// udp_ipv4_tx
module udp_ipv4_tx (
    input  wire             ap_clk,
    input  wire             ap_rst_n,
    input  wire  [31:0]     my_ip_addr,
    input  wire   [7:0]     ip_protocol,
    input  wire             s_axis_tx_meta_tvalid,
    output wire             s_axis_tx_meta_tready,
    input  wire [255:0]     s_axis_tx_meta_tdata,
    input  wire             s_axis_tx_data_tvalid,
    output wire             s_axis_tx_data_tready,
    input  wire  [63:0]     s_axis_tx_data_tdata,
    input  wire   [7:0]     s_axis_tx_data_tkeep,
    input  wire             s_axis_tx_data_tlast,
    output wire             m_axis_tx_data_tvalid,
    input  wire             m_axis_tx_data_tready,
    output wire   [63:0]    m_axis_tx_data_tdata,
    output wire    [7:0]    m_axis_tx_data_tkeep,
    output wire             m_axis_tx_data_tlast,
    output wire   [31:0]    datagrams_transmitted
);
Size in the first run: about 630 flip-flops, about 480 I/O pins, roughly 0.026 mm² of cells after synthesis.
make LEC_CHECK=0 CAP_MARGIN=20 CELL_PAD_IN_SITES_DETAIL_PLACEMENT=2 CORE_MARGIN=2 CORE_UTILIZATION=47 CTS_CLUSTER_DIAMETER=350 GPL_TIMING_DRIVEN=0 PLACE_DENSITY_LB_ADDON=0.25 SLEW_MARGIN=20 finish   # period 5.0 ns
run.sh (not shown) runs the stock make flow with config.mk's settings and CLKGATE_MAP_FILE=.
The first run did not get past 3_5_place_dp (DPL-0033).
==> next run, changes <==
CELL_PAD_IN_SITES_DETAIL_PLACEMENT = 1   (was 2)
CORE_ASPECT_RATIO = 0.57   (was unset)
CORE_MARGIN = 7   (was 2)
SETUP_SLACK_MARGIN = 0.44   (was unset)
TNS_END_PERCENT = 15   (was unset)
What happened: The changed run finished clean; synthesized cell count does not change; die size is higher by 9.1%; area after synthesis is unchanged.
==> next run, changes <==
CELL_PAD_IN_SITES_DETAIL_PLACEMENT = 2   (was 1)
CORE_ASPECT_RATIO = unset   (was 0.57)
CORE_MARGIN = 2   (was 7)
CORE_UTILIZATION = 40   (was 47)
GPL_TIMING_DRIVEN = unset   (was 0)
PLACE_DENSITY = 0.6   (was unset)
PLACE_DENSITY_LB_ADDON = unset   (was 0.25)
SETUP_SLACK_MARGIN = unset   (was 0.44)
TNS_END_PERCENT = unset   (was 15)
=>
- Now the flow produced a layout that fails on setup timing
- worst hold slack is better by 0.0046 ns
- core utilization shrinks by 8.3 points
- via count stays flat
- register-to-register slack is worse by 0.56 ns
- first-iteration DRC count fell by about 1.7%


udp_ipv4_tx again, from the RTL that the note above started with.
Design udp_ipv4_tx, start of the top module:
module udp_ipv4_tx (
    input  wire             ap_clk,
    input  wire             ap_rst_n,
    input  wire  [31:0]     my_ip_addr,
    input  wire   [7:0]     ip_protocol,
    input  wire             s_axis_tx_meta_tvalid,
    output wire             s_axis_tx_meta_tready,
    input  wire [255:0]     s_axis_tx_meta_tdata,
    input  wire             s_axis_tx_data_tvalid,
    output wire             s_axis_tx_data_tready,
    input  wire  [63:0]     s_axis_tx_data_tdata,
    input  wire   [7:0]     s_axis_tx_data_tkeep,
    input  wire             s_axis_tx_data_tlast,
    output wire             m_axis_tx_data_tvalid,
    input  wire             m_axis_tx_data_tready,
    output wire   [63:0]    m_axis_tx_data_tdata,
    output wire    [7:0]    m_axis_tx_data_tkeep,
    output wire             m_axis_tx_data_tlast,
    output wire   [31:0]    datagrams_transmitted
);
clock: 5.82 ns
lec_check: 0
abc_area: 1
cap_margin: 20
cell_pad_in_sites_detail_placement: 2
core_aspect_ratio: 0.56
core_margin: 2
core_utilization: 40
cts_cluster_size: 41
gpl_routability_driven: 0
gpl_timing_driven: 0
max_routing_layer: met5
setup_slack_margin: 0.89
slew_margin: 35
tns_end_percent: 90
The baseline produced a clean layout.
Then changed:
- ABC_AREA: 1 -> unset
- CELL_PAD_IN_SITES_DETAIL_PLACEMENT: 2 -> unset
- CORE_ASPECT_RATIO: 0.56 -> unset
- CORE_UTILIZATION: 40 -> 56
- CTS_CLUSTER_SIZE: 41 -> unset
- GPL_ROUTABILITY_DRIVEN: 0 -> unset
- GPL_TIMING_DRIVEN: 0 -> unset
- MAX_ROUTING_LAYER: met5 -> unset
- PLACE_DENSITY: unset -> 0.6
- SETUP_SLACK_MARGIN: 0.89 -> unset
- SLEW_MARGIN: 35 -> 20
- TNS_END_PERCENT: 90 -> unset
- clock period: 5.82 -> 2.65 ns (I/O delays scaled with it)
=> Now the flow produced a layout that fails on setup timing. Sequential share of layout area is lower by 2.5 points. Global-route usage is lower by 14 points. Via count is lower by 24%. Non-clock buffer count is lower by 31. Cell area is higher by 6.0%. Total power is higher by 100%. Fmax is higher by 44%. Routed wire length is lower by 53%. Combinational power is higher by 66%. Register-to-register slack got worse by 1.7 ns. Flip-flop count stays the same.
Then changed:
- CORE_UTILIZATION: 56 -> 40
- clock period: 2.65 -> 4.33 ns (I/O delays scaled with it)
=> With this change the flow completed with no timing, DRC or antenna violations. First-iteration DRC count went down by a quarter to a third. Wire length went down slightly. Register-to-register slack gets better by 1.0 ns.


Starting RTL as in the previous note.
==> flow/config.mk <==
export PLATFORM = sky130hd
export DESIGN_NAME = udp_ipv4_tx
export DESIGN_NICKNAME = udp_ipv4_tx
export VERILOG_FILES = /design/flow/design.v
export SDC_FILE = /design/flow/constraint.sdc
export NUM_CORES = 4
export LEC_CHECK = 0
export ABC_AREA = 0
export CAP_MARGIN = 20
export CELL_PAD_IN_SITES_DETAIL_PLACEMENT = 0
export CELL_PAD_IN_SITES_GLOBAL_PLACEMENT = 0
export CORE_ASPECT_RATIO = 1.24
export CORE_MARGIN = 2
export CORE_UTILIZATION = 72
export CTS_CLUSTER_DIAMETER = 371
export MAX_ROUTING_LAYER = met5
export MIN_ROUTING_LAYER = met1
export PLACE_DENSITY = 0.37
export SETUP_SLACK_MARGIN = -0.09
export SLEW_MARGIN = 20
export TNS_END_PERCENT = 5
==> flow/constraint.sdc <==
create_clock -name core_clock -period 1.66 [get_ports {ap_clk}]
set_input_delay 0.3320 -clock core_clock [delete_from_list [all_inputs] [get_ports {ap_clk}]]
set_output_delay 0.3320 -clock core_clock [all_outputs]
set_load 0.01 [all_outputs]
The first run did not get past global routing, error GRT-0183.
Change:
- ABC_AREA: 0 -> 1
- CORE_ASPECT_RATIO: 1.24 -> 0.94
- CORE_UTILIZATION: 72 -> 68
- CTS_CLUSTER_DIAMETER: 371 -> 292
- CTS_CLUSTER_SIZE: default -> 19
- PLACE_DENSITY: 0.37 -> default
- SETUP_SLACK_MARGIN: -0.09 -> default
- TNS_END_PERCENT: 5 -> default
- clock period: 1.66 -> 2.99 ns (I/O delays scaled with it)
This time the run reached the layout checks and failed them: setup timing.
Synthesized area drops by 0.55%.
Die size goes up by 5.2%.
Synthesized cell count grows by 7.6%.
Change:
- CORE_ASPECT_RATIO: 0.94 -> 1.24
- CORE_UTILIZATION: 68 -> 72
- CTS_CLUSTER_DIAMETER: 292 -> 371
- CTS_CLUSTER_SIZE: 19 -> default
- PLACE_DENSITY_LB_ADDON: default -> 0.26
- SETUP_SLACK_MARGIN: default -> -0.09
- clock period: 2.99 -> 1.66 ns (I/O delays scaled with it)
=>
- This time the run stopped in clock tree synthesis, error DPL-0033
- synthesized area is unchanged
- synthesized cell count does not change
- die size came out lower by about 5.4%
Change:
- CORE_ASPECT_RATIO: 1.24 -> 0.94
- CTS_CLUSTER_DIAMETER: 371 -> 292
- CTS_CLUSTER_SIZE: default -> 19
- PLACE_DENSITY_LB_ADDON: 0.26 -> default
- SETUP_SLACK_MARGIN: -0.09 -> -0.19
- clock period: 1.66 -> 2.44 ns (I/O delays scaled with it)
With this change the flow produced a layout that fails on setup timing.
Die area barely changes.
Area after synthesis is unchanged.
Synthesized cell count does not change.
Change:
- ABC_AREA: 1 -> default
- CELL_PAD_IN_SITES_GLOBAL_PLACEMENT: 0 -> 2
- CORE_ASPECT_RATIO: 0.94 -> 1.24
- CORE_UTILIZATION: 72 -> 34
- CTS_CLUSTER_SIZE: 19 -> default
- PLACE_DENSITY_LB_ADDON: default -> 0.26
- SETUP_SLACK_MARGIN: -0.19 -> default
- clock period: 2.44 -> 3.08 ns (I/O delays scaled with it)
Effect: The changed run produced a layout that fails on setup timing. Non-clock buffer count rises by 29. Routed wire length falls by about 9%. Clock-buffer cell count grows by 34. Final cell count went up by about 10%. Worst hold slack improves by 0.046 ns. Worst setup slack improved by 0.46 ns.
Change:
- ABC_AREA: default -> 1
- CELL_PAD_IN_SITES_GLOBAL_PLACEMENT: 2 -> 0
- CORE_ASPECT_RATIO: 1.24 -> 0.94
- CORE_UTILIZATION: 34 -> 69
- CTS_CLUSTER_SIZE: default -> 17
- PLACE_DENSITY_LB_ADDON: 0.26 -> default
- clock period: 3.08 -> 2.59 ns (I/O delays scaled with it)
Outcome: The new run produced a layout that fails on setup timing; worst hold slack got worse by 0.0070 ns; cell count came out lower by 6.8%; clock-buffer cell count came out lower by 26; synthesized area came out lower by 0.55%; power came out higher by 19%; synthesized cell count came out higher by 7.6%; register-to-register slack got worse by 0.80 ns.


## maple
udp_ipv4_tx again, from the RTL that the note above started with.
clock: 3.07 ns
lec_check: 0
abc_area: 1
cap_margin: 20
core_margin: 2
core_utilization: 61
cts_cluster_size: 96
place_density: 0.38
slew_margin: 20
tns_end_percent: 10
maple ran to completion and came out clean on the timing, DRC and antenna checks.
Edits applied to the flow inputs when going from maple to harbor:
- CORE_UTILIZATION now 68, was 61
- ABC_AREA no longer set, was 1
- PLACE_DENSITY no longer set, was 0.38
- TNS_END_PERCENT no longer set, was 10
- SETUP_SLACK_MARGIN now 0.7, previously not set
- CTS_CLUSTER_SIZE now 17, was 96
- the clock period (ns, I/O delays scaled along) now 2.42, was 3.07
Findings:
Height of the die, maple and harbor: larger value in maple. Diff maple -> harbor: TritonCTS buffer count decreased 1.7%; synthesized area rose about 0.56%; yosys stat chip area now larger; area of the core region decreased 10%. Taking maple over harbor, the synthesized net count ratio works out to 1.07. In the reports for maple and harbor, the smaller post-synthesis instance total belongs to harbor. The flow ended early for harbor: it failed with a tool error in 5_1_grt. Diff maple..harbor | number of buffers between clock root and the deepest sink | unchanged.
Edits applied to the flow inputs when going from harbor to xenon:
- CORE_UTILIZATION now 40, was 68
- PLACE_DENSITY now 0.6, previously not set
- SETUP_SLACK_MARGIN no longer set, was 0.7
- CTS_CLUSTER_SIZE no longer set, was 17
- the clock period (ns, I/O delays scaled along) now 5.0, was 2.42
Findings:
On flip-flop and latch count after synthesis, xenon and harbor are basically level.
Every run in xenon and harbor closed cleanly, with the single exception of harbor.
harbor failed in 5_1_grt with ODB-0269.
Per the comparison of xenon with harbor, number of flops mapped to enable cells by yosys roughly the same, final weighted congestion of routability-driven global placement lost 3.8%, proportion of synthesized flip-flops having asynchronous set or reset closely matched the old numbers.
> inputs changed (xenon -> tundra)
- SETUP_SLACK_MARGIN newly set to 0.61
- CTS_CLUSTER_SIZE newly set to 50
- CORE_UTILIZATION changed from 40 to 66
- the clock period (ns, I/O delays scaled along) changed from 5.0 to 2.71
==> comparison <==
Summary of tundra and xenon: one run falls short of a clean finish, namely tundra.
A launching element of the worst setup path of udp_tx_i.store_header[32] is what tundra shows, while tx_ipv4_i.state[2] belongs to xenon.
When tundra is set beside xenon, its setup total negative slack turns out to be 108.69 ns smaller.
Per the comparison of tundra with xenon, number of cells on the critical path higher; pin count of the biggest net entering global routing lower; finished layout cell area higher.
Inputs modified between tundra and garnet:
- a change of CORE_UTILIZATION from 66 to 72
- a change of PLACE_DENSITY from 0.6 to 0.35
- a change of SETUP_SLACK_MARGIN from 0.61 to 0.91
- a change of the clock period (ns, I/O delays scaled along) from 2.71 to 3.34
--- outcome ---
- Of garnet and tundra, it is garnet that has the lower post-placement cell area.
- The flow ended early for garnet: it failed with a tool error in 5_1_grt.
- The final weighted congestion in routability-driven placement in garnet sits about 2% below the value recorded for tundra.
- The floorplan die height in garnet sits 8.4 µm below the value recorded for tundra.
- Delta(number of cells upsized or downsized after cts, garnet - tundra) > 0
- Delta (garnet minus tundra): die area lower, x dimension of the die decreased 8.4 µm.
Inputs modified between garnet and zinc:
- a deleted CTS_CLUSTER_SIZE that had been 50
- a deleted SETUP_SLACK_MARGIN that had been 0.91
- a change of PLACE_DENSITY from 0.35 to 0.6
- a change of CORE_UTILIZATION from 72 to 27
- a change of the clock period (ns, I/O delays scaled along) from 3.34 to 4.33
--- outcome ---
Comparing zinc against garnet, there is no change at all in number of ports placed on the die boundary. zinc finished every step from synthesis to the final layout, and the layout passed the timing, DRC and antenna checks. On fraction of the core area occupied by cells at floorplan: between zinc and garnet, it ends up higher for garnet. Re placement-stage worst setup slack: zinc is 0.52 ns up on garnet. Diff garnet..zinc | synthesized cell count | unchanged. [zinc vs garnet] number of cells upsized or downsized after cts: lower in zinc. Placer congestion estimate delta for zinc relative to garnet: 7.0% lower. garnet -> zinc: fraction of the mapped netlist area in compound gates delta 0, exact match. Total die size: zinc worse than garnet. zinc has count of H-tree levels built during CTS above what garnet had.
Power figures rest on the tool's default switching activity, not on a simulated workload.
